==> indigo: inputs <==
==> flow/design.v <==
module interpolation (
    input           clk,
    input           RST,
    input           START,
    input   [5:0]   H0,
    input   [5:0]   V0,
    input   [3:0]   SW,
    input   [3:0]   SH,
    output          REN,
    input   [7:0]   R_DATA,
    output  [11:0]  ADDR,
    output  [7:0]   O_DATA,
    output          O_VALID
);
reg [5:0] reg_H0, reg_H0_next;
reg [5:0] reg_V0, reg_V0_next;
reg [3:0] reg_SW, reg_SW_next;
reg [3:0] reg_SH, reg_SH_next;
reg [11:0] reg_ADDR, reg_ADDR_next;
reg        output_valid, output_valid_next;  
reg        done, done_next;  
assign ADDR = reg_ADDR;
assign REN = 1'b0;
assign O_VALID = output_valid;
reg [9:0] width_sum, width_sum_next;
reg [9:0] height_sum, height_sum_next;
wire [5:0] X_lower, X_upper, Y_lower, Y_upper;
reg [5:0] last_y_row, last_y_row_next;  
reg x_divide, y_divide, x_divide_next, y_divide_next;
assign X_lower = width_sum[9:4];
assign X_upper = x_divide_next ? width_sum[9:4] : width_sum[9:4] + 1;
assign Y_lower = height_sum[9:4];
assign Y_upper = y_divide_next ? height_sum[9:4] : height_sum[9:4] + 1;
wire [5:0] next_X_lower, next_X_upper, next_Y_lower, next_Y_upper;
assign next_X_lower = width_sum_next[9:4];
assign next_X_upper = (width_sum_next[3:0] == 0) ? width_sum_next[9:4] : width_sum_next[9:4] + 1;
assign next_Y_lower = height_sum_next[9:4];
assign next_Y_upper = (height_sum_next[3:0] == 0) ? height_sum_next[9:4] : height_sum_next[9:4] + 1;
reg [3:0] x_ratio, x_ratio_next;  
reg [3:0] y_ratio, y_ratio_next;  
wire [7:0] left_margin, right_margin;
reg [7:0] data_y_lower [0:1];
reg [7:0] data_y_lower_next [0:1];
reg [7:0] data_y_upper [0:1];
reg [7:0] data_y_upper_next [0:1];
reg [4:0] count_cycle, count_cycle_next;
reg [1:0] pre_pre_state, pre_state, state, state_next;
wire pre_pre_state_is_11, pre_pre_state_is_10, pre_pre_state_is_01, pre_pre_state_is_00;
assign pre_pre_state_is_11 = pre_pre_state[1] & pre_pre_state[1];
assign pre_pre_state_is_00 = ~pre_pre_state[1] & ~pre_pre_state[0];
wire [5:0] x_ADDR, y_ADDR;
assign x_ADDR = state[1] ? X_upper : X_lower;
assign y_ADDR = state[0] ? Y_upper : Y_lower;
    Cal_Interpolation cal_inter_left (
        .DATA_1(data_y_lower[0]),
        .DATA_2(data_y_upper[0]),
        .ratio(y_ratio),
        .Out_DATA(left_margin)
    );
    Cal_Interpolation cal_inter_right (
        .DATA_1(data_y_lower[1]),
        .DATA_2(data_y_upper[1]),
        .ratio(y_ratio),
        .Out_DATA(right_margin)
    );
    Cal_Interpolation cal_inter (
        .DATA_1(left_margin),
        .DATA_2(right_margin),
        .ratio(x_ratio),
        .Out_DATA(O_DATA)
    );
always @(*)begin
    count_cycle_next = count_cycle;
    case(state)
        2'b00: begin
            if(y_divide_next | x_divide_next) begin
                state_next = 2'b11;
            end
            else begin
                state_next = 2'b01;
            end
        end
        2'b01: begin
            state_next = 2'b10;
        end
        2'b10: begin
            state_next = 2'b11;
        end
        2'b11: begin
            count_cycle_next = (count_cycle == 5'd16) ? 0 : count_cycle + 1;
            if(X_lower == next_X_lower && Y_upper == next_Y_upper) begin
                state_next = (X_upper == next_X_upper) ? 2'b11 : 2'b01;
            end
            else if(X_upper == next_X_lower) begin
                state_next = 2'b10;
            end
            else begin
                state_next = 2'b00;
            end
        end
    endcase
end
always @(*)begin
    reg_ADDR_next[5:0] = x_ADDR + reg_H0;
    reg_ADDR_next[11:6] = y_ADDR + reg_V0;
    output_valid_next = pre_state[1] & pre_state[0];
end
always @(*)begin
    case(pre_state)
        2'b00: begin
            data_y_lower_next[0] = R_DATA;
            data_y_lower_next[1] = x_divide ? R_DATA : data_y_lower[1];
            data_y_upper_next[0] = y_divide ? R_DATA : data_y_upper[0];
            data_y_upper_next[1] = data_y_upper[1];
        end
        2'b01: begin
            data_y_upper_next[0] = R_DATA;
            data_y_lower_next[0] = data_y_lower[0];
            data_y_lower_next[1] = data_y_lower[1];
            data_y_upper_next[1] = data_y_upper[1];
        end
        2'b10: begin
            data_y_lower_next[1] = R_DATA;
            data_y_lower_next[0] = pre_pre_state_is_11 ? data_y_lower[1] : data_y_lower[0];  
            data_y_upper_next[0] = pre_pre_state_is_11 ? data_y_upper[1] : data_y_upper[0];
            data_y_upper_next[1] = data_y_upper[1];
        end
        2'b11: begin
            data_y_upper_next[1] = R_DATA;
            data_y_lower_next[1] = y_divide ? R_DATA : data_y_lower[1];
            data_y_upper_next[0] = x_divide ? R_DATA : data_y_upper[0];
            data_y_lower_next[0] = y_divide ? data_y_upper[0] :
                                    x_divide ? data_y_lower[1] : data_y_lower[0];
        end
    endcase
end
always @(*)begin
    if(START) begin
        reg_H0_next = H0;
        reg_V0_next = V0;
        reg_SW_next = SW - 1;
        reg_SH_next = SH - 1;
    end
    else begin
        reg_H0_next = reg_H0;
        reg_V0_next = reg_V0;
        reg_SW_next = reg_SW;
        reg_SH_next = reg_SH;
    end
end
always @(*)begin
    if(state == 2'b11) begin
        if(count_cycle == 5'd16) begin
            width_sum_next = 0;
            height_sum_next = height_sum + reg_SH;
        end
        else begin
            width_sum_next = width_sum + reg_SW;
            height_sum_next = height_sum;
        end
    end
    else begin
        width_sum_next = width_sum;
        height_sum_next = height_sum;
    end
    x_divide_next = (width_sum[3:0] == 0);
    y_divide_next = (height_sum[3:0] == 0);
    x_ratio_next = width_sum[3:0];
    y_ratio_next = height_sum[3:0];
    if(height_sum[9:4] == reg_V0_next) begin
        done_next = 0;
    end
    else begin
        done_next = 1;
    end
end
always @(negedge clk) begin
    reg_ADDR <= reg_ADDR_next;
    data_y_lower[0] <= data_y_lower_next[0];
    data_y_lower[1] <= data_y_lower_next[1];
    data_y_upper[0] <= data_y_upper_next[0];
    data_y_upper[1] <= data_y_upper_next[1];
    output_valid <= output_valid_next;
end
always @(posedge clk) begin
    if(RST | START) begin
        width_sum <= 0;
        height_sum <= 0;
        state <= 2'b00;
        pre_state <= 2'b00;
        pre_pre_state <= 2'b00;
        x_divide <= 0;
        y_divide <= 0;
        x_ratio <= 0;
        y_ratio <= 0;
        done <= 1;
        count_cycle <= 0;
    end
    else begin
        width_sum <= width_sum_next;
        height_sum <= height_sum_next;
        state <= state_next;
        pre_state <= state;
        pre_pre_state <= pre_state;
        x_divide <= x_divide_next;
        y_divide <= y_divide_next;
        x_ratio <= x_ratio_next;
        y_ratio <= y_ratio_next;
        done <= done_next;
        count_cycle <= count_cycle_next;
    end
    reg_H0 <= reg_H0_next;
    reg_V0 <= reg_V0_next;
    reg_SW <= reg_SW_next;
    reg_SH <= reg_SH_next;
end
endmodule
module Cal_Interpolation (
    input   [7:0]   DATA_1,
    input   [7:0]   DATA_2,
    input   [3:0]   ratio,
    output  [7:0]   Out_DATA
);
    reg [3:0] flip_ratio;
    wire [7:0] d1_3, d1_2, d1_1, d1_0, d2_3, d2_2, d2_1, d2_0;
    wire [11:0] output_inter;
    assign d1_3 = {8{flip_ratio[3]}} & DATA_1;
    assign d1_2 = {8{flip_ratio[2]}} & DATA_1;
    assign d1_1 = {8{flip_ratio[1]}} & DATA_1;
    assign d1_0 = {8{flip_ratio[0]}} & DATA_1;
    assign d2_3 = {8{ratio[3]}} & DATA_2;
    assign d2_2 = {8{ratio[2]}} & DATA_2;
    assign d2_1 = {8{ratio[1]}} & DATA_2;
    assign d2_0 = {8{ratio[0]}} & DATA_2;
    assign output_inter = {d1_3, 3'b000} + {d1_2, 2'b00} + {d1_1, 1'b0} + d1_0 
                        + {d2_3, 3'b000} + {d2_2, 2'b00} + {d2_1, 1'b0} + d2_0 ;
    assign Out_DATA = (ratio == 4'b0000) ? DATA_1 : output_inter[11:4];
    always @(*)begin
        flip_ratio = ~ratio[3:0] + 1;
    end
endmodule
==> flow/run.sh <==
#!/bin/bash
# the make line also repeats each setting of config.mk as NAME=value (left out here)
make -C /OpenROAD-flow-scripts/flow DESIGN_CONFIG=/design/flow/config.mk WORK_HOME=/design/flow/orfs CLKGATE_MAP_FILE= finish
==> flow/config.mk <==
export PLATFORM = sky130hd
export DESIGN_NAME = interpolation
export DESIGN_NICKNAME = interpolation
export VERILOG_FILES = /design/flow/design.v
export SDC_FILE = /design/flow/constraint.sdc
export NUM_CORES = 4
export LEC_CHECK = 0
export ABC_AREA = 1
export CAP_MARGIN = 20
export CORE_ASPECT_RATIO = 0.5
export CORE_MARGIN = 2
export CORE_UTILIZATION = 60
export CTS_CLUSTER_DIAMETER = 306
export CTS_CLUSTER_SIZE = 97
export HOLD_SLACK_MARGIN = -0.07
export PLACE_DENSITY = 0.43
export SETUP_SLACK_MARGIN = -0.49
export SLEW_MARGIN = 20
==> flow/constraint.sdc <==
create_clock -name core_clock -period 14.5 [get_ports {clk}]
set_input_delay 2.9000 -clock core_clock [delete_from_list [all_inputs] [get_ports {clk}]]
set_output_delay 2.9000 -clock core_clock [all_outputs]
set_load 0.01 [all_outputs]
==> delta: changes against indigo <==
- CORE_ASPECT_RATIO: 0.5 -> unset
- CORE_UTILIZATION: 60 -> 67
- CTS_CLUSTER_DIAMETER: 306 -> unset
- CTS_CLUSTER_SIZE: 97 -> unset
- HOLD_SLACK_MARGIN: -0.07 -> unset
- PLACE_DENSITY: 0.43 -> unset
- SETUP_SLACK_MARGIN: -0.49 -> unset
==> flow/constraint.sdc (replaced) <==
create_clock -name core_clock -period 33.6 [get_ports {clk}]
set_input_delay 6.7200 -clock core_clock [delete_from_list [all_inputs] [get_ports {clk}]]
set_output_delay 6.7200 -clock core_clock [all_outputs]
set_load 0.01 [all_outputs]
==> violet: changes against indigo <==
- CORE_ASPECT_RATIO: 0.5 -> unset
- CORE_UTILIZATION: 60 -> 70
- CTS_CLUSTER_DIAMETER: 306 -> unset
- CTS_CLUSTER_SIZE: 97 -> unset
- HOLD_SLACK_MARGIN: -0.07 -> unset
- PLACE_DENSITY: 0.43 -> unset
==> flow/constraint.sdc (replaced) <==
create_clock -name core_clock -period 21.1 [get_ports {clk}]
set_input_delay 4.2200 -clock core_clock [delete_from_list [all_inputs] [get_ports {clk}]]
set_output_delay 4.2200 -clock core_clock [all_outputs]
set_load 0.01 [all_outputs]
==> results <==
Final area: delta < violet < indigo. Worst setup slack: delta > violet > indigo. Clock skew: delta is lower than indigo (0.0058 ns). Via count, highest first: violet, indigo, delta. Synthesized area is the same in delta and violet. delta produced a clean layout. violet finished with setup timing left. indigo reached the layout checks and failed them: setup timing. In synthesized cell count, indigo and delta do not differ.
==> figures <==
quantity	violet	indigo	delta
Average via count per standard cell	5.484	5.148	5.209
CTS resizes	58	79	0
Met3 Wirelength	1618 um	1679 um	1095 um
IR Drop Worst-Case VDD	0.04997 mV	0.05921 mV	0.02819 mV
Leakage power figure	6.690 nW	6.852 nW	6.283 nW
Average routed wire per standard cell	15.37 um	14.61 um	13.83 um
Number of global-route vias before repair	9608	9536	8750
Multi-input gate area in the final layout	7171 um^2	7187 um^2	6907 um^2
Die height	128.5 um	99.09 um	131.3 um
Overall chip area	16510 um^2	19240 um^2	17230 um^2
Critical-path maximum fanout	4	5	5
Outcome	finished with violations	finished with violations	no timing/DRC/antenna violations
Reasons for failing layout checks	setup timing	setup timing	-
Via count	9515	9317	8704
Net load switching power	0.1596 mW	0.2323 mW	0.09487 mW
No activity file was given, so power comes from the tool's default toggle rates.
